==> inputs of maple <==
==> flow/design.v <==
module ALU (
  input  logic [31:0] A, B,
  input  logic [3:0] ALUOp,
  output logic [31:0] Result,
  output logic Zero, Carry, Overflow, Negative
);
  logic [32:0] tmp;
  always_comb begin
    tmp = 33'd0;
    Carry = 0;
    Overflow = 0;
    case (ALUOp)
      4'b0000: begin  
        tmp = A + B;
        Result = tmp[31:0];
        Carry = tmp[32];
        Overflow = (~A[31] & ~B[31] & Result[31]) | (A[31] & B[31] & ~Result[31]);
      end
      4'b0001: begin  
        tmp = A - B;
        Result = tmp[31:0];
        Carry = tmp[32];
        Overflow = (A[31] & ~B[31] & ~Result[31]) | (~A[31] & B[31] & Result[31]);
      end
      4'b0010: Result = A & B;
      4'b0011: Result = A | B;
      4'b0100: Result = A ^ B;
      4'b0101: Result = ~A;
      4'b0110: Result = ~B;
      4'b0111: Result = A << B[4:0];
      4'b1000: Result = A >> B[4:0];
      4'b1001: Result = $signed(A) >>> B[4:0];
      default: Result = 32'd0;
    endcase
    Zero = (Result == 0);
    Negative = Result[31];
  end
endmodule
module ALUControl(
  input  logic [6:0] funct7,
  input  logic [2:0] funct3,
  input  logic [6:0] opcode,
  output logic [3:0] ALUOp
);
  always_comb begin
    case (opcode)
      7'b0110011: begin  
        case ({funct7, funct3})
          10'b0000000_000: ALUOp = 4'b0000;  
          10'b0100000_000: ALUOp = 4'b0001;  
          10'b0000000_111: ALUOp = 4'b0010;  
          10'b0000000_110: ALUOp = 4'b0011;  
          10'b0000000_100: ALUOp = 4'b0100;  
          10'b0000000_001: ALUOp = 4'b0111;  
          10'b0000000_101: ALUOp = 4'b1000;  
          10'b0100000_101: ALUOp = 4'b1001;  
          default: ALUOp = 4'b1111;
        endcase
      end
      default: ALUOp = 4'b1111;
    endcase
  end
endmodule
module InstructionDecoder(
  input  logic [31:0] instruction,
  output logic [6:0]  opcode,
  output logic [4:0]  rd,
  output logic [2:0]  funct3,
  output logic [4:0]  rs1,
  output logic [4:0]  rs2,
  output logic [6:0]  funct7
);
  assign opcode = instruction[6:0];
  assign rd     = instruction[11:7];
  assign funct3 = instruction[14:12];
  assign rs1    = instruction[19:15];
  assign rs2    = instruction[24:20];
  assign funct7 = instruction[31:25];
endmodule
module ALU_Pipeline(
  input  logic clk, rst,
  input  logic [31:0] A_in, B_in,
  input  logic [31:0] instr_in,
  output logic [31:0] Result_out,
  output logic Zero_out, Carry_out, Overflow_out, Negative_out
);
  logic [31:0] A_reg, B_reg;
  logic [3:0]  ALUOp;
  logic [31:0] instr_reg;
  logic [6:0] opcode, funct7;
  logic [4:0] rd, rs1, rs2;
  logic [2:0] funct3;
  logic [31:0] Result_comb;
  logic Zero_comb, Carry_comb, Overflow_comb, Negative_comb;
  always_ff @(posedge clk or posedge rst) begin
    if (rst) begin
      A_reg <= 0;
      B_reg <= 0;
      instr_reg <= 0;
    end else begin
      A_reg <= A_in;
      B_reg <= B_in;
      instr_reg <= instr_in;
    end
  end
  InstructionDecoder decoder (
    .instruction(instr_reg),
    .opcode(opcode),
    .rd(rd),
    .funct3(funct3),
    .rs1(rs1),
    .rs2(rs2),
    .funct7(funct7)
  );
  ALUControl control (
    .opcode(opcode),
    .funct3(funct3),
    .funct7(funct7),
    .ALUOp(ALUOp)
  );
  ALU alu_inst (
    .A(A_reg),
    .B(B_reg),
    .ALUOp(ALUOp),
    .Result(Result_comb),
    .Zero(Zero_comb),
    .Carry(Carry_comb),
    .Overflow(Overflow_comb),
    .Negative(Negative_comb)
  );
  always_ff @(posedge clk or posedge rst) begin
    if (rst) begin
      Result_out <= 0;
      Zero_out <= 0;
      Carry_out <= 0;
      Overflow_out <= 0;
      Negative_out <= 0;
    end else begin
      Result_out <= Result_comb;
      Zero_out <= Zero_comb;
      Carry_out <= Carry_comb;
      Overflow_out <= Overflow_comb;
      Negative_out <= Negative_comb;
    end
  end
endmodule
==> flow/run.sh <==
#!/bin/bash
# the make line also repeats each setting of config.mk as NAME=value (left out here)
make -C /OpenROAD-flow-scripts/flow DESIGN_CONFIG=/design/flow/config.mk WORK_HOME=/design/flow/orfs CLKGATE_MAP_FILE= finish
==> flow/config.mk <==
export PLATFORM = sky130hd
export DESIGN_NAME = ALU_Pipeline
export DESIGN_NICKNAME = ALU_Pipeline
export VERILOG_FILES = /design/flow/design.v
export SDC_FILE = /design/flow/constraint.sdc
export NUM_CORES = 4
export LEC_CHECK = 0
export ABC_AREA = 1
export CAP_MARGIN = 5
export CORE_MARGIN = 6
export CORE_UTILIZATION = 72
export CTS_CLUSTER_DIAMETER = 124
export CTS_CLUSTER_SIZE = 57
export GPL_ROUTABILITY_DRIVEN = 1
export HOLD_SLACK_MARGIN = -0.08
export MAX_ROUTING_LAYER = met4
export MIN_ROUTING_LAYER = met2
export PLACE_DENSITY = 0.4
export SETUP_SLACK_MARGIN = 1.4
export SLEW_MARGIN = 30
==> flow/constraint.sdc <==
create_clock -name core_clock -period 8.49 [get_ports {clk}]
set_input_delay 1.6980 -clock core_clock [delete_from_list [all_inputs] [get_ports {clk}]]
set_output_delay 1.6980 -clock core_clock [all_outputs]
set_load 0.01 [all_outputs]
==> onyx (differences from maple) <==
ABC_AREA = not set   (was 1)
CAP_MARGIN = 20   (was 5)
CORE_ASPECT_RATIO = 1.44   (was not set)
CORE_UTILIZATION = 49   (was 72)
CTS_CLUSTER_DIAMETER = 296   (was 124)
CTS_CLUSTER_SIZE = 75   (was 57)
GPL_ROUTABILITY_DRIVEN = 0   (was 1)
HOLD_SLACK_MARGIN = not set   (was -0.08)
MIN_ROUTING_LAYER = met1   (was met2)
PLACE_DENSITY = 0.36   (was 0.4)
SETUP_SLACK_MARGIN = not set   (was 1.4)
TNS_END_PERCENT = 15   (was not set)
==> tundra (differences from maple) <==
ABC_AREA = 0   (was 1)
CAP_MARGIN = 20   (was 5)
CORE_MARGIN = 2   (was 6)
CORE_UTILIZATION = 66   (was 72)
CTS_CLUSTER_DIAMETER = 344   (was 124)
CTS_CLUSTER_SIZE = 20   (was 57)
GPL_ROUTABILITY_DRIVEN = not set   (was 1)
HOLD_SLACK_MARGIN = not set   (was -0.08)
MAX_ROUTING_LAYER = not set   (was met4)
MIN_ROUTING_LAYER = not set   (was met2)
PLACE_DENSITY = not set   (was 0.4)
SETUP_SLACK_MARGIN = -0.2   (was 1.4)
SLEW_MARGIN = 20   (was 30)
TNS_END_PERCENT = 5   (was not set)
==> flow/constraint.sdc (replaced) <==
create_clock -name core_clock -period 3.34 [get_ports {clk}]
set_input_delay 0.6680 -clock core_clock [delete_from_list [all_inputs] [get_ports {clk}]]
set_output_delay 0.6680 -clock core_clock [all_outputs]
set_load 0.01 [all_outputs]
==> notes.md <==
• **sequential share of the synthesized area** 18.7%
• **number of placed cells counting well taps** 3073
• **die footprint** 25300 µm²
• **Top non-seq family** simple AND/OR/NAND/NOR gates
• **error msg** [ERROR GRT-0116] Global routing finished with congestion. Check the congestion regions in the DRC Viewer.
• **distinct lib cells** 49
• **TritonCTS buffer count** 17
• **Post-Synthesis Cell Area** 15500 µm²
• **Main area contributors** nand2_1, dfrtp_1, nand3_1
• **clock net sink count** 116
• **outcome** aborted with a tool error
• **share of the synthesized area in the top cell type** 21.4%
• **synthesized netlist cell count** 2800
• **stage reached** global routing (5_1_grt)
(the above is from maple)
==> notes.md <==
• **outcome** aborted with a tool error
• **stage reached** clock tree synthesis (4_1_cts)
• **error msg** [ERROR DPL-0033] detailed placement checks failed during check placement.
• **Post-Synthesis Cell Area** 13500 µm²
• **Main area contributors** dfrtp_1, ha_1, mux4_2
• **die footprint** 21600 µm²
• **number of placed cells counting well taps** 2440
• **number of flops mapped to enable cells by yosys** 0
• **sequential share of the synthesized area** 21.6%
• **Top non-seq family** AND-OR/OR-AND gates
• **share of the synthesized area in the top cell type** 21.6%
• **distinct lib cells** 94
(the above is from tundra)
==> notes.md <==
• **outcome** timing/DRC/antenna clean
• **distinct lib cells** 94
• **TritonCTS buffer count** 17
• **synthesized netlist cell count** 1627
• **die footprint** 31700 µm²
• **clock net sink count** 116
• **number of placed cells counting well taps** 1968
• **Main area contributors** dfrtp_1, ha_1, mux4_2
• **Top non-seq family** AND-OR/OR-AND gates
(the above is from onyx)
